`flow/design.v`:
```
`timescale 1ns / 1ps
module checkfr_fsm(
    input [31:0] num_in,
    input clk, rst, r_i,
    output res,
    output reg r_o
    );
    reg [4:0] lst;
    reg [4:0] iter;
    reg res_rg;
    reg [1:0] state;
    reg [31:0] num;
    always@(posedge clk)
    begin
        if(rst)
            state <= 2'b00;
        else
        case(state)
        2'b00: if(r_i)
            begin
                lst <= 5'b11111;
                iter <= 0;
                res_rg <= 0;
                num <= num_in;
                state <= 2'b01;
            end
        2'b01:
            begin
                for(iter = 0; iter <= 22; iter = iter + 1)
                begin
                    if (lst == 5'b11111 && num[iter])
                        lst = iter;
                    else
                        lst = lst;
                end
                state <= 2'b10;
            end
        2'b10:
            begin
                if (num[30:23] > 7'b1111111)
                begin
                   res_rg = num[31] || ((22-(num[30:23]-7'b1111111)) >= lst) && (lst!=5'b11111);
                end
                else
                begin
                    res_rg = 1;
                end
                state <= 2'b00;
            end
        default:
            state <= 2'b00;
        endcase
    end
    always@(posedge clk)
    begin
        if(rst)
            r_o <= 0;
        else if(state == 2'b10)
            r_o <= 1;
        else
            r_o <= 0;
    end
    assign res = res_rg;
endmodule
`timescale 1ns / 1ps
module sum_fsm(
    input clk, rst, r_i,
    input [31:0] a, b,
    output [31:0] res,
    output reg r_o
    );
    reg [3:0] state;
    reg [31:0] mx;
    reg [31:0] mn;
    reg [24:0] mant;
    reg [22:0] mant_res;
    reg [8:0] exp;
    reg [4:0] carry;
    reg [4:0] iter;
    reg [31:0] res_reg;
    always@(posedge clk)
    begin
        if(rst)
            state <= 3'b000;
        else
        case(state)
            3'b000:
            begin
                state <= 3'b001;
                mx <= 0;
                mn <= 0;
                mant_res <= 0;
                mant <= 0;
                exp <= 0;
                carry <= 0;
                iter <= 0;
                res_reg <= 0;
            end
            3'b001: if(r_i)
            begin
                mx = (a[30:23] > b[30:23]) ? a : (((a[30:23] == b[30:23])) ? (a[22:0] > b[22:0] ? a : b) : b );
                mn = (a == mx) ? b : a;
                state <= 3'b010;
            end
            3'b010:
            begin
                mant <= (mx[31]^mn[31]) ? {1'b1, mx[22:0]} - ({1'b1, mn[22:0]} >> (mx[30:23]-mn[30:23])): {1'b1, mx[22:0]}+({1'b1, mn[22:0]} >> (mx[30:23]-mn[30:23]));
                state <= 3'b011;
            end
            3'b011:
            begin
                for(iter = 0; iter <= 24; iter = iter + 1)
                begin
                    if(mant[iter])
                        carry = iter;
                    else
                        carry = carry;
                end
                state <= 3'b100;
            end
            3'b100:
            begin
                mant_res <= mant[24] ? (mant >> 1) : (mant << (23-carry)); 
                state <= 3'b101;
            end
            3'b101:
            begin
                exp <= mx[30:23]+carry-5'b10111;
                state <= 3'b110;
            end
            3'b110:
            begin
                res_reg <= mx[31] ? {1'b1, exp[7:0], mant_res} : {1'b0, exp[7:0], mant_res};
                state <= 3'b111;
            end
            3'b111:
                state <= 3'b000;
            default:
                state <= 3'b000;
        endcase
    end
    always@(posedge clk)
    begin
        if(rst)
            r_o <= 0;
        else
        case(state)
            3'b000: r_o <= 0;
            3'b111: r_o <= 1;
        endcase
    end
    assign res = res_reg;
endmodule
`timescale 1ns / 1ps
module del_fsm(
    input [31:0] n, x,
    input clk, rst, r_i,
    output [31:0] res,
    output reg r_o
    );
    reg [24:0] divisible;
    reg [24:0] divider;
    reg [7:0] divs_exp;
    reg [7:0] divd_exp;
    reg divd_fb;
    reg divs_fb;
    reg [4:0] state;
    reg [4:0] iter;
    reg [23:0] mant_res;
    reg [24:0] reminder;
    reg [4:0] carry;
    reg [4:0] carry_sh;
    reg [8:0] exp;
    reg [31:0] res_reg;
    always@(posedge clk)
    begin
        if(rst)
            state <= 5'b00000;
        else
        case(state)
            5'b00000:
            begin
                divisible <= 0;
                divider <= 0;
                divs_exp <= 0;
                divd_exp <= 0;
                divd_fb <= 0;
                divs_fb <= 0;
                iter <= 0;
                mant_res <= 0;
                reminder <= 0;
                carry <= 0;
                res_reg <= 0;
                state <= 5'b00001;
            end
            5'b00001: if(r_i)
            begin
                divisible <= {1'b1, n[22:0]};
                divider <= {1'b1, x[22:0]};
                divs_exp <= n[30:23];
                divd_exp <= x[30:23];
                divd_fb <= n[31];
                divs_fb <= x[31];
                state <= 5'b00010;
            end
            5'b00010:
            begin
                if(divisible >= divider)
                begin
                    divisible <= divisible-divider;
                    mant_res <= mant_res +1'b1;
                    state <= 5'b00010;
                end
                else
                begin
                    reminder <= divisible;
                    state <= 5'b00011;
                end
            end
            5'b00011:
            begin
                reminder <= reminder << 1;
                state <= 5'b00100;
            end
            5'b00100:
            begin
                if(!mant_res[23])
                    state <= 5'b00101;
                else
                    state <= 5'b01010;  
            end
            5'b00101:
            begin
                if(reminder < divider)
                begin
                    mant_res <= mant_res << 1;
                    reminder <= reminder << 1;
                    state <= 5'b01001;
                end
                else
                    state <= 5'b00110;
            end
            5'b00110:
            begin
                mant_res <= (mant_res << 1) + 1'b1;
                state <= 5'b00111;
            end
            5'b00111:
            begin
                reminder <= reminder - divider;
                state <= 5'b01000;
            end
            5'b01000:
            begin
                reminder <= reminder << 1;
                state <= 5'b01001;
            end
            5'b01001:
            begin
                if(iter < 22)
                begin
                    iter <= iter + 1;
                    state <= 5'b00100;
                end
                else
                begin
                    state <= 5'b01010;
                    iter <= 0;
                end
            end
            5'b01010:  
            begin
                if(iter <= 23)
                    state <= 5'b01011;
                else
                    state <= 5'b01100;
            end
            5'b01011:
            begin
                if(mant_res[iter])
                begin
                    carry <= iter;
                    state <= 5'b01101;
                end
                else
                    state <= 5'b01101;
            end
            5'b01101:
            begin
                iter <= iter + 1;
                state <= 5'b01010;
            end
            5'b01100:
            begin
                carry_sh <= 23 - carry;
                state <= 5'b01110;
            end
            5'b01110:
            begin
                mant_res <= mant_res << carry_sh;
                state <= 5'b01111;
            end
            5'b01111:
            begin
                exp <= {1'b0,divs_exp}+7'b1111111-{1'b0,divd_exp};
                state <= 5'b10000;
            end
            5'b10000:
            begin
                res_reg <= {divs_fb^divd_fb, exp[7:0]-5'b10111+carry, mant_res[22:0]};
                state <= 5'b10001;
            end
            5'b10001:
            begin
                state <= 5'b00000;
            end
            default:
                state <= 5'b00000;
        endcase
    end
    always@(posedge clk)
    begin
        if(rst)
            r_o <= 0;
        else if(state == 5'b10001)
            r_o <= 1;
        else
            r_o <= 0;
    end    
    assign res = res_reg;
endmodule
`timescale 1ns / 1ps
module pow2_fsm(
    input [31:0] x,  
    input clk,
    input rst,
    input r_i,
    output [31:0] res,
    output err,
    output reg r_o
    );
    reg [8:0] exp_in;
    reg [22:0] mant_in;
    reg fb;
    reg [8:0] exp;
    reg [47:0] mant;
    reg [22:0] mant_res;
    reg [2:0] state;
    reg [31:0] res_reg;
    reg over;
    always@(posedge clk)
    begin
        if(rst)
            state <= 3'b000;
        else
        case(state)
        3'b000: if(r_i)
        begin
            exp_in <= x[30:23];
            mant_in <= x[22:0];
            fb <= x[31];
            exp <= 0;
            mant <= 0;
            mant_res <= 0;
            over <= 0;
            res_reg <= 0;
            state <= 3'b001;
        end
        3'b001:
        begin
            mant <= {1'b1,mant_in}*{1'b1,mant_in};
            state <= 3'b010;
        end
        3'b010:
        begin
            mant_res <= mant[47] ? mant[46:24] : mant[45:23];  
            state <= 3'b011;
        end
        3'b011:
        begin
            exp <= {1'b0,exp_in}+{1'b0,exp_in}-9'b001111111+mant[47];
            state <= 3'b100;
        end
        3'b100:
        begin
            res_reg = {1'b0, exp[7:0], mant_res};
            over = exp_in[7] ? {exp_in, mant_in} > res_reg[30:0] : {exp_in, mant_in} < res_reg[30:0];
            state <= 3'b101;
        end
        3'b101:
        begin
            state <= 3'b000;
        end
        default:
            state <= 3'b000;
        endcase
    end
    always@(posedge clk)
    begin
        if(rst)
            r_o <= 0;
        else if(state == 3'b101)
            r_o <= 1;
        else
            r_o <= 0;
    end
    assign res = res_reg;
    assign err = over;
endmodule
`timescale 1ns / 1ps
module fsm(
    input [15:0] dataIn,
    input R_I,
    input reset,
    input clk,
    output reg r_o,
    output reg [1:0] err,
    output [31:0] dataOut,
    output ready
    );
    reg [3:0] state;
    reg [31:0] reg_x;
    reg [31:0] reg_n;
    reg [31:0] counter;
    reg [31:0] step1;
    reg [31:0] step2;
    reg fr_i;
    reg fr_flag;
    wire fr_o;
    wire fr_res;
    reg incr_i;
    reg incr_flag;
    wire incr_o;
    wire [31:0] inc_res;
    reg sm_ri;
    reg sm_flag;
    wire sm_ro;
    wire [31:0] sm_res;
    reg dl_ri;
    reg dl_flag;
    wire dl_ro;
    wire [31:0] dl_res;
    reg pw_ri;
    reg pw_flag;
    wire pw_ro;
    wire pw_err;
    wire [31:0] pw_res;
    always@(posedge clk)
    begin
        if(reset)
        begin
            state <= 0;
            fr_i <= 0;
            incr_i <= 0;
            sm_ri <= 0;
            dl_ri <= 0;
            pw_ri <= 0;
        end
        else
        begin
            case(state)
                4'b0000:
                begin
                    reg_x <= 0;
                    reg_n <= 0;
                    counter <= 0;
                    err <= 0;
                    state <= 4'b0001;
                    fr_i <= 0;
                    fr_flag <= 1;
                    incr_i <= 0;
                    incr_flag <= 1;
                    sm_ri <= 0;
                    sm_flag <= 1;
                    dl_ri <= 0;
                    dl_flag <= 1;
                    pw_ri <= 0;
                    pw_flag <= 1;
                end
                4'b0001: if(R_I)
                begin
                    reg_x[31:16] <= dataIn;
                    state <= 4'b0010;
                end
                4'b0010: if(R_I)
                begin
                    reg_x[15:0] <= dataIn;
                    if ({reg_x[31:16], dataIn} == 0)
                    begin 
                        err <= 2'b11;
                        state <= 4'b1110;
                    end
                    else
                        state <= 4'b0011;    
                end
                4'b0011: if(R_I)
                begin
                    reg_n[31:16] <= dataIn;
                    state <= 4'b0100;
                end
                4'b0100: if(R_I)
                begin
                    reg_n[15:0] <= dataIn;
                    state <= 4'b1100;
                end
                4'b1100:  
                begin
                    if(fr_o)
                    begin
                        if(fr_res)
                        begin
                            err <= 2'b10;
                            reg_x <= 0;
                            fr_flag <= 1;
                            state <= 4'b1110;
                        end
                        else
                        begin
                            fr_flag <= 1;
                            state <= 4'b1101;
                        end
                    end
                    else
                    begin
                        if(fr_flag)
                        begin
                            fr_i <= 1;
                            fr_flag <= 0;
                        end
                        else
                            fr_i <= 0;
                   end
                end
                4'b1101:
                begin
                    state <= 4'b0101;
                end
                4'b0101:  
                begin
                    if(incr_o)
                    begin
                        counter <= inc_res;
                        if (inc_res[30:23]>reg_n[30:23] ? 1 : (inc_res[30:23]==reg_n[30:23] ? inc_res[22:0]>=reg_n[22:0] : 0))
                        begin
                            state <= 4'b0000;
                            incr_flag <= 1;
                        end
                        else
                        begin
                            incr_flag <= 1;
                            state <= 4'b0110;
                        end
                    end
                    else
                    begin
                        if(incr_flag)
                        begin
                            incr_i <= 1;
                            incr_flag <= 0;
                        end
                        else
                            incr_i <= 0;
                    end    
                end
                4'b0110:  
                begin
                    if(pw_ro)
                    begin
                        if (pw_err)
                        begin
                            err <= 2'b01;
                            reg_x <= 0;
                            state <= 4'b1110;
                            pw_flag <= 1;
                        end
                        else
                        begin
                            pw_flag <= 1;
                            step1 <= pw_res;
                            state <= 4'b0111;
                        end
                    end
                    else
                    begin
                        if(pw_flag)
                        begin
                            pw_ri <= 1;
                            pw_flag <= 0;
                        end
                        else
                            pw_ri <= 0;
                    end
                end
                4'b0111:  
                begin
                    if(dl_ro)
                    begin
                        dl_flag <= 1;
                        step2 <= dl_res;
                        state <= 4'b1000;
                    end
                    else
                    begin
                        if(dl_flag)
                        begin
                            dl_ri <= 1;
                            dl_flag <= 0;
                        end
                        else
                            dl_ri <= 0;
                   end
                end
                4'b1000:  
                begin
                    if(sm_ro)
                    begin
                        sm_flag <= 1;
                        reg_x <= sm_res;
                        state <= 4'b1110;
                    end
                    else
                    begin
                        if(sm_flag)
                        begin
                            sm_ri <= 1;
                            sm_flag <= 0;
                        end
                        else
                            sm_ri <= 0;
                    end
                end
                4'b1110:  
                begin
                    if(err==0)
                        state <= 4'b0101;
                    else
                        state <= 4'b0000;
                end
            endcase 
        end
    end
    always@(posedge clk)
    begin
        if(reset)
            r_o <= 0;
        else
        case(state)
            4'b0000: r_o <= 0;
            4'b0101: r_o <= 0;
            4'b1110: r_o <= 1;
            4'b1101: r_o <= 1;
        endcase
    end
    assign dataOut = reg_x;
    assign ready = (state == 4'b0001) || (state == 4'b0010) ||
                   (state == 4'b0011) || (state == 4'b0100);
    checkfr_fsm FR(
        .clk(clk),
        .rst(reset),
        .r_i(fr_i),
        .num_in(reg_n),
        .res(fr_res),
        .r_o(fr_o)
    );
    sum_fsm INCR(
        .clk(clk),
        .rst(reset),
        .r_i(incr_i),
        .r_o(incr_o),
        .a(counter),
        .b(32'b00111111100000000000000000000000),
        .res(inc_res)
    );
    sum_fsm SM(
        .clk(clk),
        .rst(reset),
        .r_i(sm_ri),
        .r_o(sm_ro),
        .a(step1),
        .b(step2),
        .res(sm_res)
    );
    pow2_fsm PW(
        .clk(clk),
        .rst(reset),
        .r_i(pw_ri),
        .r_o(pw_ro),
        .x(reg_x),
        .err(pw_err),
        .res(pw_res)
    );
    del_fsm DL(
        .clk(clk),
        .rst(reset),
        .r_i(dl_ri),
        .r_o(dl_ro),
        .n(reg_n),
        .x(reg_x),
        .res(dl_res)
    );
endmodule
```
`flow/run.sh`:
```
#!/bin/bash
# the make line also repeats each setting of config.mk as NAME=value (left out here)
make -C /OpenROAD-flow-scripts/flow DESIGN_CONFIG=/design/flow/config.mk WORK_HOME=/design/flow/orfs CLKGATE_MAP_FILE= finish
```
`flow/config.mk`:
```
export PLATFORM = sky130hd
export DESIGN_NAME = fsm
export DESIGN_NICKNAME = fsm
export VERILOG_FILES = /design/flow/design.v
export SDC_FILE = /design/flow/constraint.sdc
export NUM_CORES = 4
export LEC_CHECK = 0
export CAP_MARGIN = 20
export CORE_MARGIN = 2
export CORE_UTILIZATION = 71
export CTS_CLUSTER_SIZE = 21
export PLACE_DENSITY = 0.35
export SETUP_SLACK_MARGIN = 2.02
export SLEW_MARGIN = 20
```
`flow/constraint.sdc`:
```
create_clock -name core_clock -period 7.11 [get_ports {clk}]
set_input_delay 1.4220 -clock core_clock [delete_from_list [all_inputs] [get_ports {clk}]]
set_output_delay 1.4220 -clock core_clock [all_outputs]
set_load 0.01 [all_outputs]
```
==> flow_metrics.py, run 1 <==
# Auto-generated metrics
metrics = {
    "timing": {
        "whs_ns": 0.402,
        "period_minus_slack_ns": 7.70,
        "rsz0062_at_grt": "true",
        "setup_tns_ns": -6.83,
        "worst_pin_slew_ns": 1.08,
        "slew_viol_final": 0,
        "setup_viol": 21,
        "relSlewSlack": 0.271,
        "hold_viol": 0,
        "layout_setup_ws_ns": -0.591,
        "clock.fmax_mhz": 130,
        "fin_crit_sh": 1.08,
        "skew_ns": 0.0428,
    },
    "cells_and_area": {
        "final_nets": 7459,
        "seqCellArea_um2": 25600,
        "num-fill-cells": 5285,
        "postLayoutCoreUtil": 0.823,
        "stdcell_count": 7896,
        "syn_to_final_growth_pct": 15.2,
        "comb_area_um2": 39300,
        "stdcell_area_um2": 76500,
    },
    "grt": {
        "grt_pass1_vias": 49678,
        "overflow": 0,
        "antenna_found_initial": 13,
        "grt_max_degree": 70,
        "grt_pass1_wl_mm": 287,
        "grt_use_total": 0.394,
    },
    "pwr": {
        "seq_power_share": 0.439,
        "total_power_mw": 13.4,
        "pg_clk_mw": 4.98,
        "switching_share": 0.286,
        "comb_power_share": 0.191,
        "switching_power_mw": 3.85,
        "powerDensity_nw_per_um2": 175,
        "pwr-share-clk": 0.371,
        "seq_power_mw": 5.89,
        "p_leak_nw": 32.1,
        "maxPowerGroup": "sequential cells",
        "p_comb_mw": 2.56,
        "p_int_mw": 9.58,
        "peakVddDrop_v": 0.000231,
    },
    "hold_path": {
        "worst_hold_startpoint": "PW.res_reg[6]$_SDFFCE_PN0P_",
        "min_path_type": "flop to flop",
        "min_delay_path_depth": 0,
        "holdPathEnd": "step1[6]$_DFFE_PP_",
    },
    "logic_synthesis": {
        "synth_top_cell_by_count": "edfxtp_1",
        "avgSynthCellArea_um2": 10.6,
        "flop_cell": "edfxtp_1",
        "yosys_warnings": 5,
        "synth_cells": 6240,
        "area_leaders": "edfxtp_1 37%, fa_1 13%, ha_1 8.5%",
        "top_cell_area_share": 0.365,
        "yosysChipArea_um2": 66400,
        "syn_area_um2": 66400,
        "synthAoiAreaFrac": 0.107,
        "async_reset_ff_frac": 0,
        "muxShareOfSynthArea": 0.0518,
        "yosysTopAreaCell": "edfxtp_1",
        "yosys-top-cells-count": "808 x edfxtp_1, 781 x inv_1, 451 x ha_1",
        "synth.net_count": 7143,
        "ys_seq_share": 0.385,
        "yosys.area_share.simple": 0.149,
        "ys_sh_xor": 0.0311,
        "synthTopLogicFamily": "adder cells",
        "adder_share": 0.215,
        "synth_flops": 874,
        "edf_count": 808,
        "yosys_cells": 6240,
        "ys_types": 93,
    },
    "setup_path": {
        "worstSetupPathDepth": 27,
        "critPathLaunchType": "flop",
        "startpoint": "PW.mant_in[5]$_DFFE_PP_",
        "max_stage_delay_ns": 0.59,
        "cp_max_fo": 4,
        "slowest_stage": "or4_4",
        "r2r-end": "PW.mant[47]$_SDFFCE_PN0P_",
        "worst-path-buf-inv": 8,
        "crit_family": "adder cells",
        "crit_type": "flop to flop",
        "crit_path_frequent_cell": "fa_1",
        "critical_path_required_ns": 7.55,
        "critPathArrivalTime_ns": 8.14,
        "crit_end": "PW.mant[47]$_SDFFCE_PN0P_",
        "r2r_cells": 27,
        "rr_startpoint": "PW.mant_in[5]$_DFFE_PP_",
        "r2r_slack_ns": -0.59,
        "crit_path_end_kind": "flop",
    },
    "status": {
        "status": "failed layout checks",
        "violations": "negative setup slack",
    },
    "floorplan": {
        "chipArea_um2": 96000,
        "initCoreUtil": 0.714,
        "die_h_um": 310,
        "num_io_pins": 55,
        "core_region_area_um2": 93000,
        "num_rows": 112,
        "die_w_um": 310,
    },
    "placed_design": {
        "dp.cells": 7524,
        "preCtsSetupSlack_ns": -0.672,
        "hpwl_mm": 137,
        "placed_area_um2": 69800,
        "io_buffers": 54,
        "gp_congestion": 0.990,
    },
    "clock_tree": {
        "ctsLongestPathBuffers": 3,
        "cts_tree": "done",
        "clockRootBuffer": "clkbuf_16",
        "htree_levels": 3,
        "clock.latency.late_pin_ns": 0.70,
        "clkTransAtPathRegs_ns": 0.07,
        "clock-sinks": 874,
        "cts_buffers": 91,
    },
    "route": {
        "wl_mm": 198,
        "drtAntennaViolNets": 0,
        "viasPerCell": 6.57,
        "drc_errors": 0,
        "dr.pass1.iters": 8,
        "vias": 51896,
        "drt_iter0_drc": 7304,
        "wire_per_inst_um": 25.1,
    },
    "run": {
        "openroad.warnings": 39,
        "maxCapViolCount": 0,
    },
}
==> per-layer routing <==
metal  share of wire  wire length, um  vias up  track usage
met5         0.00031               61        -            0
met4           0.060            11900       10        0.181
met3            0.12            23100      835       0.0861
met2            0.46            90700     3505        0.617
met1            0.36            72200    25164        0.531
li1                -                -    22382            -
==> final cells by class <==
class                   count  area share
clock inverters            56     0.00742
inverters                 793      0.0391
diodes                      9    0.000294
multi-input cells        4324       0.513
repair buffers            472      0.0527
clock buffers             114      0.0325
flip-flops and latches    874       0.334
well taps                1254      0.0205
==> what timing repair did <==
item / 4_1_cts / 5_1_grt
hold buffers: 0 / 0
endpoints found under the setup margin: 60 / 58
setup buffers: 121 / 70
gates resized: 215 / 203
cloned: 1 / 0
pin swaps: 125 / 102
==> inputs of run 2 (changes only) <==
- CORE_UTILIZATION: 71 -> 72
- CTS_CLUSTER_DIAMETER: unset -> 44
- CTS_CLUSTER_SIZE: 21 -> 99
- PLACE_DENSITY: 0.35 -> unset
- SETUP_SLACK_MARGIN: 2.02 -> 1.08
- clock period: 7.11 -> 7.59 ns (I/O delays scaled with it)
==> run 2 against run 1 <==
Still fails the layout checks on negative setup slack. Non-clock buffer count decreased by 183. Routed wire length decreased by 7.4%. Highest routed layer unchanged. Via count decreased by 4.1%. Synthesized cell count unchanged. Worst hold slack improved by 0.011 ns. Setup slack improved by 0.48 ns. Fmax about the same. Clock skew decreased by 0.017 ns.
==> flow_metrics.py, run 2 <==
# Auto-generated metrics
metrics = {
    "logic_synthesis": {
        "yosysTopAreaCell": "edfxtp_1",
        "ys_types": 93,
        "ys_sh_xor": 0.0311,
        "edf_count": 808,
        "yosysChipArea_um2": 66400,
        "avgSynthCellArea_um2": 10.6,
        "synth.net_count": 7143,
        "top_cell_area_share": 0.365,
        "yosys_cells": 6240,
        "area_leaders": "edfxtp_1 37%, fa_1 13%, ha_1 8.5%",
        "synthTopLogicFamily": "adder cells",
        "synth_cells": 6240,
        "ys_seq_share": 0.385,
        "syn_area_um2": 66400,
        "synthAoiAreaFrac": 0.107,
        "async_reset_ff_frac": 0,
        "adder_share": 0.215,
        "yosys_warnings": 5,
        "flop_cell": "edfxtp_1",
        "synth_top_cell_by_count": "edfxtp_1",
        "yosys.area_share.simple": 0.149,
        "muxShareOfSynthArea": 0.0518,
        "synth_flops": 874,
        "yosys-top-cells-count": "808 x edfxtp_1, 781 x inv_1, 451 x ha_1",
    },
    "cells_and_area": {
        "postLayoutCoreUtil": 0.812,
        "stdcell_count": 7663,
        "stdcell_area_um2": 74300,
        "num-fill-cells": 5373,
        "syn_to_final_growth_pct": 11.8,
        "comb_area_um2": 38000,
        "seqCellArea_um2": 25600,
        "final_nets": 7287,
    },
    "hold_path": {
        "holdPathEnd": "step2[3]$_DFFE_PP_",
        "min_path_type": "flop to flop",
        "min_delay_path_depth": 0,
        "worst_hold_startpoint": "DL.res_reg[3]$_SDFFCE_PN0P_",
    },
    "pwr": {
        "p_int_mw": 9.22,
        "switching_power_mw": 3.51,
        "peakVddDrop_v": 0.000191,
        "seq_power_share": 0.433,
        "switching_share": 0.276,
        "comb_power_share": 0.139,
        "powerDensity_nw_per_um2": 171,
        "pwr-share-clk": 0.429,
        "pg_clk_mw": 5.45,
        "seq_power_mw": 5.50,
        "maxPowerGroup": "sequential cells",
        "p_leak_nw": 31.3,
        "p_comb_mw": 1.77,
    },
    "route": {
        "wl_mm": 183,
        "wire_per_inst_um": 23.9,
        "drt_iter0_drc": 5984,
        "drtAntennaViolNets": 0,
        "vias": 49777,
        "dr.pass1.iters": 8,
        "viasPerCell": 6.50,
        "drc_errors": 0,
    },
    "clock_tree": {
        "clock-sinks": 874,
        "clock.latency.late_pin_ns": 0.70,
        "htree_levels": 3,
        "cts_buffers": 103,
        "ctsLongestPathBuffers": 3,
        "cts_tree": "done",
        "clkTransAtPathRegs_ns": 0.07,
        "hold_buffers": 0,
        "clockRootBuffer": "clkbuf_16",
    },
    "status": {
        "violations": "negative setup slack",
        "status": "failed layout checks",
    },
    "placed_design": {
        "placed_area_um2": 69100,
        "gp_congestion": 0.991,
        "io_buffers": 54,
        "hpwl_mm": 134,
        "dp.cells": 7412,
    },
    "floorplan": {
        "die_h_um": 308,
        "chipArea_um2": 94700,
        "core_region_area_um2": 91500,
        "num_io_pins": 55,
        "die_w_um": 308,
        "num_rows": 111,
        "initCoreUtil": 0.726,
    },
    "timing": {
        "period_minus_slack_ns": 7.70,
        "layout_setup_ws_ns": -0.114,
        "worst_pin_slew_ns": 1.10,
        "skew_ns": 0.0255,
        "hold_viol": 0,
        "slew_viol_final": 0,
        "rsz0062_at_grt": "true",
        "fin_crit_sh": 1.01,
        "setup_viol": 6,
        "relSlewSlack": 0.268,
        "clock.fmax_mhz": 130,
    },
    "setup_path": {
        "startpoint": "PW.mant_in[5]$_DFFE_PP_",
        "worstSetupPathDepth": 29,
        "crit_path_end_kind": "flop",
        "crit_type": "flop to flop",
        "worst-path-buf-inv": 9,
        "crit_path_frequent_cell": "fa_1",
        "crit_end": "PW.mant[44]$_SDFFCE_PN0P_",
        "rr_startpoint": "PW.mant_in[5]$_DFFE_PP_",
        "r2r_slack_ns": -0.11,
        "max_stage_delay_ns": 0.56,
        "critPathLaunchType": "flop",
        "critPathArrivalTime_ns": 8.14,
        "crit_family": "adder cells",
        "cp_max_fo": 7,
        "r2r_cells": 29,
        "slowest_stage": "fa_1",
        "critical_path_required_ns": 8.03,
        "r2r-end": "PW.mant[44]$_SDFFCE_PN0P_",
    },
    "grt": {
        "antenna_found_initial": 2,
        "grt_max_degree": 70,
        "grt_pass1_wl_mm": 282,
        "grt_use_total": 0.389,
        "grt_pass1_vias": 49537,
        "overflow": 0,
    },
    "run": {
        "openroad.warnings": 39,
        "maxCapViolCount": 0,
    },
}
run 2: layer usage:
metal	vias to the layer above	share of wire	track usage	wire length, um
li1	22052	-	-	-
met1	24315	0.38	0.518	69600
met2	2816	0.46	0.616	84800
met3	592	0.10	0.0806	18800
met4	2	0.056	0.185	10200
met5	-	0.000076	0	14
run 2: what timing repair did:
item / in CTS / in global routing
endpoints found under the setup margin: 34 / 35
hold endpoints to repair: 0 / 0
buffers inserted: 31 / 22
cloned: 0 / 0
pin swaps: 41 / 33
gates resized: 86 / 79
run 2: through the flow:
stage / power [mW] / TNS, ns / worst slack (ns) / hold slack [ns]
CTS: 12.6 / 0 / 0.0139 / 0.408
global placement: 7.14 / -0.146 / -0.0936 / 0.401
detailed placement: 7.17 / -1.17 / -0.324 / 0.405
floorplan: 6.69 / 0 / 0.252 / 0.400
global route: 13.0 / -2.94 / -0.364 / 0.416
finish: 12.7 / -0.401 / -0.114 / 0.414
run 2: layout make-up:
class / count / area share
antenna: 3 / 0.000101
clock buffer: 115 / 0.0370
clock inverter: 80 / 0.0144
inverter: 793 / 0.0402
multi-input combinational: 4323 / 0.511
sequential: 874 / 0.344
tap: 1186 / 0.0200
timing repair buffer: 289 / 0.0326
==> inputs of run 3 (changes only) <==
- ABC_AREA: unset -> 0
- CORE_UTILIZATION: 72 -> 70
- CTS_CLUSTER_DIAMETER: 44 -> 42
- CTS_CLUSTER_SIZE: 99 -> 33
- GPL_TIMING_DRIVEN: unset -> 1
- HOLD_SLACK_MARGIN: unset -> -0.09
- PLACE_DENSITY: unset -> 0.67
- SETUP_SLACK_MARGIN: 1.08 -> unset
- SLEW_MARGIN: 20 -> 35
- TNS_END_PERCENT: unset -> 40
- clock period: 7.59 -> 5.85 ns (I/O delays scaled with it)
==> run 3 against run 2 <==
Still fails the layout checks on negative setup slack. Clock power increased by 18%. Critical path depth fell by 3. Synthesized cell count unchanged. Largest power group unchanged.
==> flow_metrics.py, run 3 <==
# Auto-generated metrics
metrics = {
    "timing": {
        "whs_ns": 0.399,
        "setup_viol": 33,
        "skew_ns": 0.0338,
        "slew_viol_final": 0,
        "clock.fmax_mhz": 134,
        "worst_pin_slew_ns": 0.873,
        "layout_setup_ws_ns": -1.62,
        "rsz0062_at_grt": "true",
        "hold_viol": 0,
        "fin_crit_sh": 1.28,
        "period_minus_slack_ns": 7.47,
        "relSlewSlack": 0.418,
    },
    "logic_synthesis": {
        "synth.net_count": 7143,
        "synth_flops": 874,
        "yosys_cells": 6240,
        "ys_types": 93,
        "synth_cells": 6240,
        "edf_count": 808,
        "synthAoiAreaFrac": 0.107,
        "synthTopLogicFamily": "adder cells",
        "async_reset_ff_frac": 0,
        "syn_area_um2": 66400,
        "area_leaders": "edfxtp_1 37%, fa_1 13%, ha_1 8.5%",
        "yosys.area_share.simple": 0.149,
        "ys_sh_xor": 0.0311,
        "ys_seq_share": 0.385,
        "yosysChipArea_um2": 66400,
        "flop_cell": "edfxtp_1",
        "top_cell_area_share": 0.365,
        "yosys_warnings": 5,
        "yosys-top-cells-count": "808 x edfxtp_1, 781 x inv_1, 451 x ha_1",
        "yosysTopAreaCell": "edfxtp_1",
        "synth_top_cell_by_count": "edfxtp_1",
        "muxShareOfSynthArea": 0.0518,
        "adder_share": 0.215,
        "avgSynthCellArea_um2": 10.6,
    },
    "setup_path": {
        "worst-path-buf-inv": 6,
        "critical_path_required_ns": 6.27,
        "r2r_cells": 26,
        "crit_family": "adder cells",
        "r2r-end": "PW.mant[37]$_SDFFCE_PN0P_",
        "cp_max_fo": 3,
        "crit_end": "PW.mant[37]$_SDFFCE_PN0P_",
        "r2r_slack_ns": -1.62,
        "critPathArrivalTime_ns": 7.90,
        "crit_type": "flop to flop",
        "crit_path_frequent_cell": "fa_1",
        "rr_startpoint": "PW.mant_in[0]$_DFFE_PP_",
        "crit_path_end_kind": "flop",
        "critPathLaunchType": "flop",
        "max_stage_delay_ns": 0.56,
        "startpoint": "PW.mant_in[0]$_DFFE_PP_",
        "slowest_stage": "fa_1",
        "worstSetupPathDepth": 26,
    },
    "grt": {
        "antenna_found_initial": 5,
        "grt_pass1_vias": 50338,
        "grt_use_total": 0.373,
        "overflow": 0,
        "grt_max_degree": 70,
        "grt_pass1_wl_mm": 282,
    },
    "clock_tree": {
        "clockRootBuffer": "clkbuf_16",
        "clock-sinks": 874,
        "cts_buffers": 98,
        "clock.latency.late_pin_ns": 0.69,
        "cts_tree": "done",
        "htree_levels": 3,
        "clkTransAtPathRegs_ns": 0.07,
        "ctsLongestPathBuffers": 3,
    },
    "route": {
        "met1_length_mm": 71.9,
        "viasPerCell": 6.29,
        "highest_layer": "met4",
        "drtAntennaViolNets": 0,
        "vias": 50576,
        "dr.pass1.iters": 8,
        "wire_per_inst_um": 22.7,
        "met2WireLength_mm": 84.3,
        "drt_iter0_drc": 6401,
        "met3_length_mm": 18.1,
        "drc_errors": 0,
        "wl_mm": 183,
    },
    "status": {
        "status": "failed layout checks",
        "violations": "negative setup slack",
    },
    "placed_design": {
        "io_buffers": 54,
        "hpwl_mm": 138,
        "gp_congestion": 0.956,
    },
    "floorplan": {
        "chipArea_um2": 97400,
        "num_rows": 112,
        "num_io_pins": 55,
        "initCoreUtil": 0.710,
        "core_region_area_um2": 93600,
        "die_w_um": 312,
        "die_h_um": 312,
    },
    "run": {
        "maxCapViolCount": 0,
        "openroad.warnings": 39,
    },
    "pwr": {
        "switching_power_mw": 4.50,
        "seq_power_share": 0.443,
        "p_leak_nw": 32.6,
        "powerDensity_nw_per_um2": 212,
        "pwr-share-clk": 0.399,
        "comb_power_share": 0.158,
        "maxPowerGroup": "sequential cells",
        "switching_share": 0.279,
        "seq_power_mw": 7.14,
        "p_int_mw": 11.6,
        "peakVddDrop_v": 0.000256,
        "pg_clk_mw": 6.43,
        "p_comb_mw": 2.55,
    },
    "hold_path": {
        "holdPathEnd": "step1[15]$_DFFE_PP_",
        "min_delay_path_depth": 0,
        "min_path_type": "flop to flop",
        "worst_hold_startpoint": "PW.res_reg[15]$_SDFFCE_PN0P_",
    },
    "cells_and_area": {
        "postLayoutCoreUtil": 0.813,
        "final_nets": 7599,
        "syn_to_final_growth_pct": 14.6,
    },
}
-- run 3: final cells by class --
type | instances | area [um2]
Antenna cell | 7 | 17.5
Clock buffer | 107 | 2580
Inverter | 793 | 2990
Timing Repair Buffer | 606 | 4920
Clock inverter | 77 | 861
Fill cell | 5583 | 17500
Sequential cell | 874 | 25600
Tap cell | 1254 | 1570
Multi-Input combinational cell | 4323 | 37600
-- run 3: timing repair --
item | 4_1_cts | 5_1_grt
hold endpoints to repair | 0 | 0
gates cloned | 1 | 0
hold buffers | 0 | 0
setup buffers | 16 | 11
resized | 64 | 61
endpoints found under the setup margin | 38 | 43
pin swaps | 51 | 38
-- run 3: through the flow --
step / total power [mW] / setup TNS, ns / area (um2) / cells / setup slack [ns]
2_1_floorplan: 8.68 / -26.19 / 66700 / 6240 / -1.49
3_3_place_gp: 9.65 / -35.94 / 71800 / 7818 / -1.75
3_5_place_dp: 9.71 / -40.56 / 71900 / 7820 / -1.92
4_1_cts: 16.1 / -33.37 / 75700 / 8021 / -1.58
5_1_grt: 16.6 / -43.38 / 76100 / 8036 / -1.81
6_report: 16.1 / -35.03 / 76100 / 8041 / -1.62
-- run 3: routing by layer --
metal,vias up,global-route usage
li1,22676,-
met1,24732,0.507
met2,2617,0.589
met3,551,0.0770
met4,0,0.158
met5,-,0
==> inputs of run 4 (changes only) <==
- ABC_AREA: 0 -> 1
- CAP_MARGIN: 20 -> 0
- CORE_UTILIZATION: 70 -> 72
- CTS_CLUSTER_DIAMETER: 42 -> 194
- CTS_CLUSTER_SIZE: 33 -> 13
- HOLD_SLACK_MARGIN: -0.09 -> unset
- PLACE_DENSITY: 0.67 -> unset
- PLACE_DENSITY_LB_ADDON: unset -> 0.04
- SETUP_SLACK_MARGIN: unset -> -0.41
- SLEW_MARGIN: 35 -> 20
- TNS_END_PERCENT: 40 -> unset
- clock period: 5.85 -> 6.64 ns (I/O delays scaled with it)
==> run 4 against run 3 <==
Still fails the layout checks on negative setup slack. Fmax fell by 13%. Flip-flop count did not move. First-iteration DRC count rose by 31%. Largest power group unchanged. Sequential power fell by 11%. Die area fell by 3.8%. Critical path depth rose by 17.
==> flow_metrics.py, run 4 <==
# Auto-generated metrics
metrics = {
    "setup_path": {
        "r2r_cells": 43,
        "crit_path_frequent_cell": "buf_4",
        "crit_family": "adder cells",
        "crit_end": "PW.mant[25]$_SDFFCE_PN0P_",
        "critical_path_required_ns": 7.05,
        "max_stage_delay_ns": 0.55,
        "rr_startpoint": "PW.mant_in[7]$_DFFE_PP_",
        "critPathArrivalTime_ns": 8.99,
        "cp_max_fo": 5,
        "worst-path-buf-inv": 25,
        "crit_type": "flop to flop",
        "worstSetupPathDepth": 43,
        "critPathLaunchType": "flop",
        "r2r-end": "PW.mant[25]$_SDFFCE_PN0P_",
        "slowest_stage": "fa_1",
        "startpoint": "PW.mant_in[7]$_DFFE_PP_",
        "crit_path_end_kind": "flop",
        "r2r_slack_ns": -1.94,
    },
    "timing": {
        "fin_crit_sh": 1.29,
        "rsz0062_at_grt": "true",
        "clock.fmax_mhz": 117,
        "skew_ns": 0.0382,
        "slew_viol_final": 0,
        "layout_setup_ws_ns": -1.94,
        "setup_viol": 36,
        "period_minus_slack_ns": 8.58,
        "relSlewSlack": 0.244,
        "hold_viol": 0,
        "worst_pin_slew_ns": 1.13,
    },
    "floorplan": {
        "die_h_um": 306,
        "num_rows": 110,
        "die_w_um": 306,
        "chipArea_um2": 93700,
        "initCoreUtil": 0.729,
        "num_io_pins": 55,
        "core_region_area_um2": 90100,
    },
    "clock_tree": {
        "htree_levels": 3,
        "clock.latency.late_pin_ns": 0.67,
        "cts_tree": "done",
        "clockRootBuffer": "clkbuf_16",
        "ctsLongestPathBuffers": 3,
        "clock-sinks": 874,
        "hold_buffers": 0,
        "clkTransAtPathRegs_ns": 0.09,
        "cts_buffers": 77,
    },
    "logic_synthesis": {
        "flop_cell": "edfxtp_1",
        "edf_count": 808,
        "yosys_warnings": 5,
        "adder_share": 0.218,
        "top_cell_area_share": 0.369,
        "ys_types": 65,
        "synthAoiAreaFrac": 0.114,
        "yosys-top-cells-count": "1636 x inv_1, 1428 x nand2_1, 808 x edfxtp_1",
        "yosys_cells": 7545,
        "synthTopLogicFamily": "adder cells",
        "synth_top_cell_by_count": "inv_1",
        "yosys.area_share.simple": 0.151,
        "async_reset_ff_frac": 0,
        "muxShareOfSynthArea": 0.00183,
        "ys_sh_xor": 0.0157,
        "yosysTopAreaCell": "edfxtp_1",
        "yosysChipArea_um2": 65700,
        "synth_flops": 874,
        "avgSynthCellArea_um2": 8.71,
        "synth_cells": 7545,
        "ys_seq_share": 0.390,
        "synth.net_count": 8448,
        "area_leaders": "edfxtp_1 37%, fa_1 13%, inv_1 9.3%",
        "syn_area_um2": 65700,
    },
    "route": {
        "drc_errors": 0,
        "drt_iter0_drc": 8414,
        "wl_mm": 209,
        "vias": 57949,
        "drtAntennaViolNets": 0,
        "wire_per_inst_um": 22.5,
        "dr.pass1.iters": 8,
        "viasPerCell": 6.24,
    },
    "pwr": {
        "powerDensity_nw_per_um2": 191,
        "pwr-share-clk": 0.307,
        "comb_power_share": 0.255,
        "seq_power_share": 0.438,
        "switching_share": 0.306,
        "peakVddDrop_v": 0.000223,
        "switching_power_mw": 4.41,
        "p_int_mw": 10.0,
        "seq_power_mw": 6.32,
        "pg_clk_mw": 4.42,
        "p_comb_mw": 3.67,
        "p_leak_nw": 36.3,
        "maxPowerGroup": "sequential cells",
    },
    "grt": {
        "antenna_found_initial": 18,
        "grt_pass1_wl_mm": 302,
        "grt_max_degree": 65,
        "grt_use_total": 0.419,
        "overflow": 0,
        "grt_pass1_vias": 56006,
    },
    "cells_and_area": {
        "syn_to_final_growth_pct": 15.1,
        "stdcell_area_um2": 75600,
        "postLayoutCoreUtil": 0.839,
        "final_nets": 8921,
        "stdcell_count": 9285,
    },
    "hold_path": {
        "worst_hold_startpoint": "DL.res_reg[22]$_SDFFCE_PN0P_",
        "min_delay_path_depth": 0,
        "min_path_type": "flop to flop",
        "holdPathEnd": "step2[22]$_DFFE_PP_",
    },
    "placed_design": {
        "placed_area_um2": 70600,
        "dp.cells": 9011,
        "preCtsSetupSlack_ns": -1.84,
        "hpwl_mm": 146,
        "gp_congestion": 0.972,
        "io_buffers": 54,
    },
    "status": {
        "status": "failed layout checks",
        "violations": "negative setup slack",
    },
    "run": {
        "maxCapViolCount": 0,
        "openroad.warnings": 39,
    },
}
-- run 4: metrics by stage --
stage	TNS [ns]	hold WS, ns	total power, mW
after floorplan	-38.88	0.392	7.91
after global placement	-33.60	0.400	9.08
after detailed placement	-41.01	0.405	9.18
after CTS	-27.13	0.404	13.5
after global routing	-47.17	0.423	14.8
final	-36.55	0.406	14.4
-- run 4: timing repair --
| action | 4_1_cts | 5_1_grt |
|---|---|---|
| hold endpoints to repair | 0 | 0 |
| resized | 103 | 418 |
| endpoints found under the setup margin | 34 | 39 |
| setup buffers | 49 | 67 |
| pin swaps | 47 | 230 |
| cloned | 1 | 1 |
-- run 4: area by class of cell --
class | count | area, um2
Clock inverter | 6 | 104
Timing Repair Buffer | 649 | 5220
Antenna cell | 29 | 72.6
Clock buffer | 135 | 2190
Sequential cell | 874 | 25600
Tap cell | 1176 | 1470
Multi-Input combinational cell | 4756 | 34700
Fill cell | 4995 | 14600
Inverter | 1660 | 6240
-- run 4: per-layer routing --
layer / global-route usage / up-vias / routed length, um
met5: 0 / - / 172
met1: 0.508 / 26883 / 70600
met3: 0.100 / 1279 / 25200
met4: 0.252 / 10 / 16200
li1: - / 25328 / -
met2: 0.685 / 4449 / 96700
==> inputs of run 5 (changes only) <==
- ABC_AREA: 1 -> unset
- CAP_MARGIN: 0 -> 20
- CORE_UTILIZATION: 72 -> 40
- CTS_CLUSTER_DIAMETER: 194 -> unset
- CTS_CLUSTER_SIZE: 13 -> unset
- GPL_TIMING_DRIVEN: 1 -> unset
- PLACE_DENSITY_LB_ADDON: 0.04 -> unset
- SETUP_SLACK_MARGIN: -0.41 -> unset
- clock period: 6.64 -> 10.0 ns (I/O delays scaled with it)
==> run 5 against run 4 <==
The run now finishes clean. Setup slack improved by 2.9 ns. Clock skew about the same. Fmax down 4.9%. Die area rose by 81%. Via count shrank 19%. Clock power shrank 18%.
==> flow_metrics.py, run 5 <==
# Auto-generated metrics
metrics = {
    "clock_tree": {
        "clkTransAtPathRegs_ns": 0.06,
        "cts_buffers": 92,
        "clock.latency.late_pin_ns": 0.71,
        "htree_levels": 3,
        "ctsResizeCount": 0,
        "clock-sinks": 874,
        "ctsLongestPathBuffers": 3,
        "postCtsSetupBuffers": 0,
        "clockRootBuffer": "clkbuf_16",
        "cts_tree": "done",
        "hold_buffers": 0,
    },
    "route": {
        "viasPerCell": 5.52,
        "vias": 46882,
        "wl_mm": 185,
        "dr.pass1.iters": 21,
        "drtAntennaViolNets": 0,
        "drc_errors": 0,
        "wire_per_inst_um": 21.8,
        "drt_iter0_drc": 4504,
    },
    "floorplan": {
        "num_rows": 149,
        "num_io_pins": 55,
        "die_h_um": 411,
        "die_w_um": 411,
        "chipArea_um2": 169000,
        "initCoreUtil": 0.403,
        "core_region_area_um2": 165000,
    },
    "logic_synthesis": {
        "yosys.area_share.simple": 0.149,
        "flop_cell": "edfxtp_1",
        "yosys_cells": 6240,
        "ys_types": 93,
        "synthAoiAreaFrac": 0.107,
        "synth_flops": 874,
        "synth_top_cell_by_count": "edfxtp_1",
        "muxShareOfSynthArea": 0.0518,
        "area_leaders": "edfxtp_1 37%, fa_1 13%, ha_1 8.5%",
        "avgSynthCellArea_um2": 10.6,
        "synthTopLogicFamily": "adder cells",
        "edf_count": 808,
        "top_cell_area_share": 0.365,
        "synth_cells": 6240,
        "ys_sh_xor": 0.0311,
        "synth.net_count": 7143,
        "yosysChipArea_um2": 66400,
        "yosys_warnings": 5,
        "syn_area_um2": 66400,
        "yosysTopAreaCell": "edfxtp_1",
        "yosys-top-cells-count": "808 x edfxtp_1, 781 x inv_1, 451 x ha_1",
        "ys_seq_share": 0.385,
        "adder_share": 0.215,
        "async_reset_ff_frac": 0,
    },
    "timing": {
        "clock.fmax_mhz": 111,
        "hold_viol": 0,
        "worst_pin_slew_ns": 1.06,
        "rsz0062_at_grt": "false",
        "setup_viol": 0,
        "slew_viol_final": 0,
        "fin_crit_sh": 0.902,
        "setup_tns_ns": 0,
        "relSlewSlack": 0.292,
        "period_minus_slack_ns": 9.02,
        "skew_ns": 0.0386,
    },
    "setup_path": {
        "crit_type": "flop to flop",
        "max_stage_delay_ns": 0.77,
        "cp_max_fo": 11,
        "startpoint": "PW.mant_in[7]$_DFFE_PP_",
        "critPathArrivalTime_ns": 9.47,
        "worstSetupPathDepth": 24,
        "worstPathCellList": "buf_4 > inv_1 > nor2_1 > fa_1 > fa_1 > fa_1 > fa_1 > fa_1 > inv_1 > fa_1 > inv_1 > fa_1 > ha_1 > a211oi_1 > or3_1 > nand4_1 > or4_1 > a311oi_2 > o21ai_0 > a2111oi_0 > nor3_1 > o31ai_1 > a21o_1 > a21oi_1",
        "crit_path_end_kind": "flop",
        "crit_family": "adder cells",
        "worst-path-buf-inv": 4,
        "critPathLaunchType": "flop",
        "slowest_stage": "edfxtp_1",
        "crit_path_frequent_cell": "fa_1",
        "crit_end": "PW.mant[46]$_SDFFCE_PN0P_",
        "r2r-end": "PW.mant[46]$_SDFFCE_PN0P_",
        "critical_path_required_ns": 10.45,
        "rr_startpoint": "PW.mant_in[7]$_DFFE_PP_",
        "r2r_cells": 24,
        "r2r_slack_ns": 0.98,
    },
    "grt": {
        "grt_use_total": 0.218,
        "antenna_found_initial": 8,
        "overflow": 0,
        "grt_max_degree": 70,
        "grt_pass1_wl_mm": 284,
        "grt_pass1_vias": 46492,
    },
    "pwr": {
        "maxPowerGroup": "sequential cells",
        "pg_clk_mw": 3.62,
        "pwr-share-clk": 0.402,
        "p_leak_nw": 30.1,
        "powerDensity_nw_per_um2": 124,
        "comb_power_share": 0.132,
        "peakVddDrop_v": 0.000118,
        "p_int_mw": 6.65,
        "seq_power_mw": 4.18,
        "switching_power_mw": 2.34,
        "p_comb_mw": 1.19,
        "switching_share": 0.260,
        "seq_power_share": 0.465,
    },
    "cells_and_area": {
        "stdcell_count": 8498,
        "syn_to_final_growth_pct": 9.52,
        "final_nets": 7132,
        "num-fill-cells": 15611,
    },
    "hold_path": {
        "min_path_type": "flop to flop",
        "worst_hold_startpoint": "DL.res_reg[28]$_SDFFCE_PN0P_",
        "min_delay_path_depth": 0,
        "holdPathEnd": "step2[28]$_DFFE_PP_",
    },
    "placed_design": {
        "gp_congestion": 0.908,
        "dp.cells": 8323,
        "io_buffers": 54,
        "hpwl_mm": 143,
    },
    "run": {
        "openroad.warnings": 35,
        "maxCapViolCount": 0,
    },
    "status": {
        "status": "finished clean",
    },
}
==> run 5: layout make-up <==
class                           count  area, um2  area share
Sequential cell                   874      25600       0.352
Timing Repair Buffer              145       1250      0.0172
Tap cell                         2189       2740      0.0377
Clock inverter                     52        618     0.00850
Inverter                          793       2980      0.0409
Clock buffer                      118       2530      0.0348
Multi-Input combinational cell   4323      37000       0.509
Antenna cell                        4       10.0    0.000138
==> run 5: routing by layer <==
layer  track usage  wire length, um
met1         0.316            84000
met2         0.340            83600
met3        0.0337            12800
met4        0.0571             5070
met5             0                0
==> run 5: stage by stage <==
| stage | setup WS (ns) | hold WS (ns) | area [um2] | total power [mW] | util |
|---|---|---|---|---|---|
| after floorplan | 1.88 | 0.400 | 66400 | 5.08 | - |
| after global placement | 1.02 | 0.403 | 69500 | 5.42 | 0.421 |
| after detailed placement | 0.903 | 0.405 | 69500 | 5.43 | 0.421 |
| after CTS | 0.864 | 0.414 | 72700 | 9.03 | 0.441 |
| after global routing | 0.377 | 0.421 | 72700 | 9.32 | 0.441 |
| final | 0.979 | 0.410 | 72700 | 8.99 | 0.441 |
==> inputs of run 6 (changes only) <==
- CAP_MARGIN: 20 -> 0
- CELL_PAD_IN_SITES_DETAIL_PLACEMENT: unset -> 0
- CELL_PAD_IN_SITES_GLOBAL_PLACEMENT: unset -> 2
- CORE_MARGIN: 2 -> 4
- CORE_UTILIZATION: 40 -> 20
- CTS_CLUSTER_DIAMETER: unset -> 330
- PLACE_DENSITY_LB_ADDON: unset -> 0.14
- clock period: 10.0 -> 10.2 ns (I/O delays scaled with it)
==> run 6 against run 5 <==
Fmax rose by 1.9%. First-iteration DRC count fell by 37%. Routed wire length rose by 30%. Critical path type unchanged. Still clean on timing, DRC and antenna. Critical path depth rose by 3. Sequential share of layout area fell by 1.7 points. Setup slack improved by 0.37 ns.
==> flow_metrics.py, run 6 <==
# Auto-generated metrics
metrics = {
    "logic_synthesis": {
        "yosys.area_share.simple": 0.149,
        "adder_share": 0.215,
        "top_cell_area_share": 0.365,
        "edf_count": 808,
        "ys_types": 93,
        "async_reset_ff_frac": 0,
        "yosys_cells": 6240,
        "synthTopLogicFamily": "adder cells",
        "yosys_warnings": 5,
        "ys_sh_xor": 0.0311,
        "yosysTopAreaCell": "edfxtp_1",
        "syn_area_um2": 66400,
        "synth.net_count": 7143,
        "yosysChipArea_um2": 66400,
        "muxShareOfSynthArea": 0.0518,
        "flop_cell": "edfxtp_1",
        "ys_seq_share": 0.385,
        "synthAoiAreaFrac": 0.107,
        "area_leaders": "edfxtp_1 37%, fa_1 13%, ha_1 8.5%",
        "synth_top_cell_by_count": "edfxtp_1",
        "synth_flops": 874,
        "yosys-top-cells-count": "808 x edfxtp_1, 781 x inv_1, 451 x ha_1",
        "synth_cells": 6240,
        "avgSynthCellArea_um2": 10.6,
    },
    "setup_path": {
        "crit_path_end_kind": "flop",
        "r2r_slack_ns": 1.35,
        "r2r_cells": 27,
        "max_stage_delay_ns": 0.95,
        "critical_path_required_ns": 10.68,
        "critPathArrivalTime_ns": 9.33,
        "cp_max_fo": 15,
        "crit_type": "flop to flop",
        "critPathLaunchType": "flop",
        "crit_end": "PW.mant[46]$_SDFFCE_PN0P_",
        "startpoint": "PW.mant_in[6]$_DFFE_PP_",
        "slowest_stage": "edfxtp_1",
        "r2r-end": "PW.mant[46]$_SDFFCE_PN0P_",
        "worst-path-buf-inv": 6,
        "rr_startpoint": "PW.mant_in[6]$_DFFE_PP_",
        "crit_path_frequent_cell": "fa_1",
        "crit_family": "adder cells",
        "worstSetupPathDepth": 27,
    },
    "grt": {
        "grt_pass1_wl_mm": 354,
        "overflow": 0,
        "grt_use_total": 0.140,
        "grt_max_degree": 66,
        "antenna_found_initial": 13,
        "grt_pass1_vias": 48770,
    },
    "clock_tree": {
        "clock-sinks": 874,
        "hold_buffers": 0,
        "htree_levels": 3,
        "cts_tree": "done",
        "cts_buffers": 105,
        "postCtsSetupBuffers": 0,
        "ctsLongestPathBuffers": 3,
        "clkTransAtPathRegs_ns": 0.07,
        "clockRootBuffer": "clkbuf_16",
        "ctsResizeCount": 0,
        "clock.latency.late_pin_ns": 0.74,
    },
    "floorplan": {
        "initCoreUtil": 0.201,
        "core_region_area_um2": 331000,
        "num_io_pins": 55,
        "die_h_um": 584,
        "chipArea_um2": 341000,
        "num_rows": 211,
        "die_w_um": 584,
    },
    "timing": {
        "fin_crit_sh": 0.867,
        "setup_viol": 0,
        "setup_tns_ns": 0,
        "layout_setup_ws_ns": 1.35,
        "skew_ns": 0.0724,
        "relSlewSlack": 0.270,
        "clock.fmax_mhz": 113,
        "period_minus_slack_ns": 8.85,
        "worst_pin_slew_ns": 1.09,
        "rsz0062_at_grt": "false",
        "slew_viol_final": 0,
        "hold_viol": 0,
    },
    "cells_and_area": {
        "num-fill-cells": 35610,
        "postLayoutCoreUtil": 0.231,
        "syn_to_final_growth_pct": 14.9,
        "final_nets": 7168,
        "stdcell_count": 10737,
    },
    "route": {
        "wl_mm": 241,
        "wire_per_inst_um": 22.5,
        "drc_errors": 0,
        "drt_iter0_drc": 2845,
        "viasPerCell": 4.29,
        "dr.pass1.iters": 8,
        "vias": 46014,
        "drtAntennaViolNets": 0,
    },
    "hold_path": {
        "worst_hold_startpoint": "DL.res_reg[24]$_SDFFCE_PN0P_",
        "holdPathEnd": "step2[24]$_DFFE_PP_",
        "min_path_type": "flop to flop",
        "min_delay_path_depth": 0,
    },
    "pwr": {
        "peakVddDrop_v": 0.000112,
        "pg_clk_mw": 4.12,
        "powerDensity_nw_per_um2": 124,
        "p_int_mw": 6.87,
        "switching_share": 0.276,
        "p_leak_nw": 30.5,
        "pwr-share-clk": 0.434,
        "p_comb_mw": 1.25,
        "comb_power_share": 0.131,
        "maxPowerGroup": "sequential cells",
        "switching_power_mw": 2.61,
        "total_power_mw": 9.49,
        "seq_power_share": 0.434,
        "seq_power_mw": 4.12,
    },
    "run": {
        "maxCapViolCount": 0,
        "openroad.warnings": 34,
    },
    "placed_design": {
        "io_buffers": 54,
        "dp.cells": 10523,
        "hpwl_mm": 187,
        "preCtsSetupSlack_ns": 1.19,
        "gp_congestion": 0.772,
    },
    "status": {
        "status": "finished clean",
    },
}
## run 6: area by class of cell
class                   instances  area [um2]  share of cell area
diodes                         14        35.0            0.000459
clock buffers                 135        2930              0.0383
clock inverters                64         873              0.0114
inverters                     793        2980              0.0390
multi-input cells            4323       37100               0.485
flip-flops and latches        874       25600               0.335
well taps                    4366        5460              0.0716
repair buffers                168        1420              0.0186
## run 6: per-layer routing
| metal | GRT usage | vias up | share of wire |
|---|---|---|---|
| met4 | 0.0225 | 0 | 0.014 |
| met5 | 0 | - | 0 |
| met2 | 0.225 | 717 | 0.46 |
| li1 | - | 21795 | - |
| met1 | 0.206 | 23331 | 0.50 |
| met3 | 0.0134 | 171 | 0.027 |
## run 6: stage by stage
step	cell area, um2	hold WS, ns
3_3_place_gp	72500	0.400
6_report	76300	0.408
2_1_floorplan	66400	0.400
3_5_place_dp	72500	0.405
4_1_cts	76300	0.402
5_1_grt	76300	0.423
==> inputs of run 7 (changes only) <==
- ABC_AREA: unset -> 1
- CAP_MARGIN: 0 -> 20
- CELL_PAD_IN_SITES_DETAIL_PLACEMENT: 0 -> unset
- CELL_PAD_IN_SITES_GLOBAL_PLACEMENT: 2 -> unset
- CORE_MARGIN: 4 -> 2
- CORE_UTILIZATION: 20 -> 72
- CTS_CLUSTER_DIAMETER: 330 -> 205
- CTS_CLUSTER_SIZE: unset -> 15
- PLACE_DENSITY_LB_ADDON: 0.14 -> 0.02
- SETUP_SLACK_MARGIN: unset -> 1.08
- clock period: 10.2 -> 7.59 ns (I/O delays scaled with it)
==> run 7 against run 6 <==
Now fails the layout checks on negative setup slack. Synthesized area shrank 1.1%. Clock power fell by 14%. Clock-buffer cell count fell by 20. Flip-flop count stayed put. Synthesized cell count is 21% higher. Die area decreased by 73%. Cell count is 15% lower. Critical path type unchanged. Largest power group unchanged.
==> flow_metrics.py, run 7 <==
# Auto-generated metrics
metrics = {
    "logic_synthesis": {
        "syn_area_um2": 65700,
        "ys_seq_share": 0.390,
        "yosys.area_share.simple": 0.151,
        "yosysChipArea_um2": 65700,
        "flop_cell": "edfxtp_1",
        "yosys_warnings": 5,
        "avgSynthCellArea_um2": 8.71,
        "ys_sh_xor": 0.0157,
        "synth.net_count": 8448,
        "ys_types": 65,
        "async_reset_ff_frac": 0,
        "edf_count": 808,
        "yosysTopAreaCell": "edfxtp_1",
        "synth_cells": 7545,
        "synthAoiAreaFrac": 0.114,
        "synthTopLogicFamily": "adder cells",
        "yosys_cells": 7545,
        "top_cell_area_share": 0.369,
        "area_leaders": "edfxtp_1 37%, fa_1 13%, inv_1 9.3%",
        "adder_share": 0.218,
        "synth_flops": 874,
        "muxShareOfSynthArea": 0.00183,
        "synth_top_cell_by_count": "inv_1",
        "yosys-top-cells-count": "1636 x inv_1, 1428 x nand2_1, 808 x edfxtp_1",
    },
    "timing": {
        "hold_viol": 0,
        "rsz0062_at_grt": "true",
        "relSlewSlack": 0.148,
        "slew_viol_final": 0,
        "layout_setup_ws_ns": -0.912,
        "skew_ns": 0.0824,
        "clock.fmax_mhz": 118,
        "period_minus_slack_ns": 8.50,
        "setup_viol": 20,
        "worst_pin_slew_ns": 1.27,
        "fin_crit_sh": 1.12,
    },
    "pwr": {
        "switching_share": 0.320,
        "pwr-share-clk": 0.284,
        "p_comb_mw": 3.43,
        "peakVddDrop_v": 0.000201,
        "total_power_mw": 12.5,
        "pg_clk_mw": 3.56,
        "maxPowerGroup": "sequential cells",
        "powerDensity_nw_per_um2": 167,
        "comb_power_share": 0.274,
        "p_leak_nw": 35.8,
        "switching_power_mw": 4.00,
        "p_int_mw": 8.50,
        "seq_power_share": 0.441,
        "seq_power_mw": 5.52,
    },
    "status": {
        "violations": "negative setup slack",
        "status": "failed layout checks",
    },
    "placed_design": {
        "placed_area_um2": 69000,
        "io_buffers": 54,
        "gp_congestion": 0.989,
        "hpwl_mm": 141,
    },
    "clock_tree": {
        "cts_tree": "done",
        "clockRootBuffer": "clkbuf_16",
        "htree_levels": 3,
        "clkTransAtPathRegs_ns": 0.08,
        "clock-sinks": 874,
        "clock.latency.late_pin_ns": 0.69,
        "ctsLongestPathBuffers": 3,
        "cts_buffers": 68,
    },
    "cells_and_area": {
        "final_nets": 8815,
        "num-fill-cells": 5158,
        "stdcell_area_um2": 74800,
        "syn_to_final_growth_pct": 13.9,
        "seqCellArea_um2": 25600,
        "comb_area_um2": 34700,
    },
    "setup_path": {
        "crit_end": "PW.mant[46]$_SDFFCE_PN0P_",
        "startpoint": "PW.mant_in[19]$_DFFE_PP_",
        "critical_path_required_ns": 7.97,
        "critPathLaunchType": "flop",
        "crit_path_frequent_cell": "fa_1",
        "critPathArrivalTime_ns": 8.88,
        "cp_max_fo": 23,
        "worstSetupPathDepth": 41,
        "r2r-end": "PW.mant[46]$_SDFFCE_PN0P_",
        "crit_path_end_kind": "flop",
        "crit_type": "flop to flop",
        "r2r_cells": 41,
        "r2r_slack_ns": -0.91,
        "crit_family": "adder cells",
        "max_stage_delay_ns": 0.54,
        "worst-path-buf-inv": 11,
        "slowest_stage": "fa_1",
        "rr_startpoint": "PW.mant_in[19]$_DFFE_PP_",
    },
    "floorplan": {
        "die_w_um": 306,
        "num_io_pins": 55,
        "die_h_um": 306,
        "num_rows": 110,
        "chipArea_um2": 93700,
        "core_region_area_um2": 90100,
        "initCoreUtil": 0.729,
    },
    "grt": {
        "grt_max_degree": 65,
        "overflow": 0,
        "grt_use_total": 0.415,
        "grt_pass1_wl_mm": 299,
        "grt_pass1_vias": 54908,
        "antenna_found_initial": 15,
    },
    "route": {
        "drtAntennaViolNets": 0,
        "drt_iter0_drc": 8966,
        "dr.pass1.iters": 11,
        "vias": 57429,
        "wl_mm": 207,
        "viasPerCell": 6.27,
        "drc_errors": 0,
        "wire_per_inst_um": 22.7,
    },
    "run": {
        "openroad.warnings": 38,
        "maxCapViolCount": 0,
    },
    "hold_path": {
        "holdPathEnd": "step1[17]$_DFFE_PP_",
        "worst_hold_startpoint": "PW.res_reg[17]$_SDFFCE_PN0P_",
        "min_delay_path_depth": 0,
        "min_path_type": "flop to flop",
    },
}
==> run 7: layout make-up <==
type / count / share of cell area
timing repair buffer: 550 / 0.0643
multi-input combinational: 4756 / 0.464
clock inverter: 6 / 0.00105
inverter: 1660 / 0.0834
tap: 1176 / 0.0197
clock buffer: 115 / 0.0251
sequential: 874 / 0.342
timing repair inverter: 2 / 0.000167
antenna: 15 / 0.000502
==> run 7: repair_timing <==
action,CTS,global route
hold buffers,0,0
buffers inserted,152,75
pin swaps,128,174
gates cloned,1,1
resized,261,353
endpoints found under the hold margin,0,0
setup endpoints to repair,44,48
==> run 7: per-stage QoR <==
step           cells  hold WS, ns  TNS, ns  utilization  setup slack, ns
2_1_floorplan   7545        0.392        0            -           0.0559
3_3_place_gp    8785        0.401    -8.89        0.765           -0.803
3_5_place_dp    8786        0.405   -11.52        0.765           -0.957
4_1_cts         9060        0.400    -5.31        0.809           -0.495
5_1_grt         9140        0.385   -17.55        0.830            -1.18
6_report        9154        0.376   -12.36        0.830           -0.912
==> run 7: routing by layer <==
metal	up-vias	global-route usage	routed length, um
li1	25063	-	-
met5	-	0.00672	153
met1	26834	0.514	70100
met4	12	0.221	14900
met2	4342	0.684	96100
met3	1178	0.0915	26200
==> inputs of run 8 (changes only) <==
- ABC_AREA: 1 -> unset
- CORE_UTILIZATION: 72 -> 71
- CTS_CLUSTER_DIAMETER: 205 -> unset
- CTS_CLUSTER_SIZE: 15 -> 87
- PLACE_DENSITY: unset -> 0.35
- PLACE_DENSITY_LB_ADDON: 0.02 -> unset
- SETUP_SLACK_MARGIN: 1.08 -> unset
- clock period: 7.59 -> 5.51 ns (I/O delays scaled with it)
==> run 8 against run 7 <==
Still fails the layout checks on negative setup slack. Setup slack worse by 1.3 ns. Register-to-register slack got worse by 1.3 ns. Clock skew fell by 0.040 ns. Cell count is 11% lower. Flip-flop count unchanged. Power increased by 40%. Die area rose by 2.5%. Highest routed layer unchanged.
==> flow_metrics.py, run 8 <==
# Auto-generated metrics
metrics = {
    "status": {
        "status": "failed layout checks",
        "violations": "negative setup slack",
    },
    "grt": {
        "grt_max_degree": 71,
        "grt_pass1_vias": 52792,
        "overflow": 0,
        "grt_use_total": 0.408,
        "grt_pass1_wl_mm": 298,
        "antenna_found_initial": 5,
    },
    "setup_path": {
        "critPathArrivalTime_ns": 8.11,
        "r2r-end": "PW.mant[44]$_SDFFCE_PN0P_",
        "r2r_slack_ns": -2.19,
        "cp_max_fo": 16,
        "critPathLaunchType": "flop",
        "crit_type": "flop to flop",
        "crit_family": "adder cells",
        "worstSetupPathDepth": 25,
        "crit_path_frequent_cell": "fa_1",
        "r2r_cells": 25,
        "crit_end": "PW.mant[44]$_SDFFCE_PN0P_",
        "startpoint": "PW.mant_in[13]$_DFFE_PP_",
        "slowest_stage": "fa_1",
        "max_stage_delay_ns": 0.61,
        "worst-path-buf-inv": 6,
        "critical_path_required_ns": 5.93,
        "crit_path_end_kind": "flop",
        "rr_startpoint": "PW.mant_in[13]$_DFFE_PP_",
    },
    "floorplan": {
        "die_h_um": 310,
        "num_rows": 112,
        "initCoreUtil": 0.714,
        "core_region_area_um2": 93000,
        "num_io_pins": 55,
        "die_w_um": 310,
        "chipArea_um2": 96000,
    },
    "route": {
        "wire_per_inst_um": 24.7,
        "viasPerCell": 6.50,
        "drtAntennaViolNets": 0,
        "wl_mm": 203,
        "drc_errors": 0,
        "drt_iter0_drc": 7291,
        "dr.pass1.iters": 10,
        "vias": 53269,
    },
    "clock_tree": {
        "hold_buffers": 0,
        "clock-sinks": 874,
        "clockRootBuffer": "clkbuf_16",
        "cts_buffers": 92,
        "htree_levels": 3,
        "clkTransAtPathRegs_ns": 0.06,
        "ctsLongestPathBuffers": 3,
        "cts_tree": "done",
        "clock.latency.late_pin_ns": 0.71,
    },
    "placed_design": {
        "dp.cells": 7890,
        "io_buffers": 54,
        "gp_congestion": 0.981,
        "hpwl_mm": 141,
        "placed_area_um2": 72500,
    },
    "timing": {
        "slew_viol_final": 0,
        "skew_ns": 0.0428,
        "setup_viol": 44,
        "rsz0062_at_grt": "true",
        "worst_pin_slew_ns": 1.28,
        "relSlewSlack": 0.139,
        "hold_viol": 0,
        "period_minus_slack_ns": 7.70,
        "clock.fmax_mhz": 130,
        "fin_crit_sh": 1.40,
        "whs_ns": 0.419,
        "layout_setup_ws_ns": -2.19,
    },
    "logic_synthesis": {
        "edf_count": 808,
        "adder_share": 0.215,
        "synthTopLogicFamily": "adder cells",
        "synth.net_count": 7143,
        "syn_area_um2": 66400,
        "yosysTopAreaCell": "edfxtp_1",
        "ys_seq_share": 0.385,
        "async_reset_ff_frac": 0,
        "top_cell_area_share": 0.365,
        "synth_top_cell_by_count": "edfxtp_1",
        "synth_flops": 874,
        "yosys_cells": 6240,
        "muxShareOfSynthArea": 0.0518,
        "yosys-top-cells-count": "808 x edfxtp_1, 781 x inv_1, 451 x ha_1",
        "synth_cells": 6240,
        "flop_cell": "edfxtp_1",
        "ys_types": 93,
        "area_leaders": "edfxtp_1 37%, fa_1 13%, ha_1 8.5%",
        "yosysChipArea_um2": 66400,
        "ys_sh_xor": 0.0311,
        "yosys.area_share.simple": 0.149,
        "yosys_warnings": 5,
        "synthAoiAreaFrac": 0.107,
        "avgSynthCellArea_um2": 10.6,
    },
    "pwr": {
        "switching_power_mw": 4.97,
        "switching_share": 0.284,
        "maxPowerGroup": "sequential cells",
        "seq_power_share": 0.433,
        "seq_power_mw": 7.59,
        "comb_power_share": 0.199,
        "total_power_mw": 17.5,
        "p_leak_nw": 33.5,
        "powerDensity_nw_per_um2": 224,
        "p_int_mw": 12.6,
        "pg_clk_mw": 6.46,
        "p_comb_mw": 3.49,
        "peakVddDrop_v": 0.000290,
        "pwr-share-clk": 0.368,
    },
    "cells_and_area": {
        "stdcell_area_um2": 78400,
        "syn_to_final_growth_pct": 18.0,
        "stdcell_count": 8192,
        "final_nets": 7753,
        "postLayoutCoreUtil": 0.842,
    },
    "hold_path": {
        "holdPathEnd": "step2[7]$_DFFE_PP_",
        "min_path_type": "flop to flop",
        "min_delay_path_depth": 0,
        "worst_hold_startpoint": "DL.res_reg[7]$_SDFFCE_PN0P_",
    },
    "run": {
        "openroad.warnings": 39,
        "maxCapViolCount": 0,
    },
}
[run 8: layer usage]
| layer | share of wire | wire length, um | up-vias | track usage |
|---|---|---|---|---|
| li1 | - | - | 22963 | - |
| met1 | 0.36 | 73700 | 25937 | 0.535 |
| met2 | 0.46 | 92600 | 3482 | 0.648 |
| met3 | 0.11 | 23200 | 879 | 0.0873 |
| met4 | 0.064 | 13100 | 8 | 0.207 |
| met5 | 0.00041 | 84 | - | 0 |
[run 8: metrics by stage]
| step | TNS (ns) | setup slack [ns] |
|---|---|---|
| 2_1_floorplan | -34.49 | -1.83 |
| 3_3_place_gp | -49.37 | -2.14 |
| 3_5_place_dp | -54.72 | -2.29 |
| 4_1_cts | -45.71 | -2.01 |
| 5_1_grt | -71.30 | -2.39 |
| 6_report | -59.63 | -2.19 |
[run 8: final cells by class]
type | count | area (um2)
Timing Repair Buffer | 766 | 6290
Sequential cell | 874 | 25600
Inverter | 793 | 3010
Antenna cell | 10 | 25.0
Clock inverter | 58 | 583
Multi-Input combinational cell | 4323 | 38800
Clock buffer | 114 | 2480
Tap cell | 1254 | 1570
Fill cell | 5030 | 14700
[run 8: what timing repair did]
| item | in CTS | in global routing |
|---|---|---|
| resized | 205 | 224 |
| buffers inserted | 91 | 58 |
| endpoints found under the hold margin | 0 | 0 |
| setup endpoints to repair | 45 | 47 |
| gates cloned | 1 | 1 |
| pin swaps | 121 | 198 |
No activity file was given, so power comes from the tool's default toggle rates.
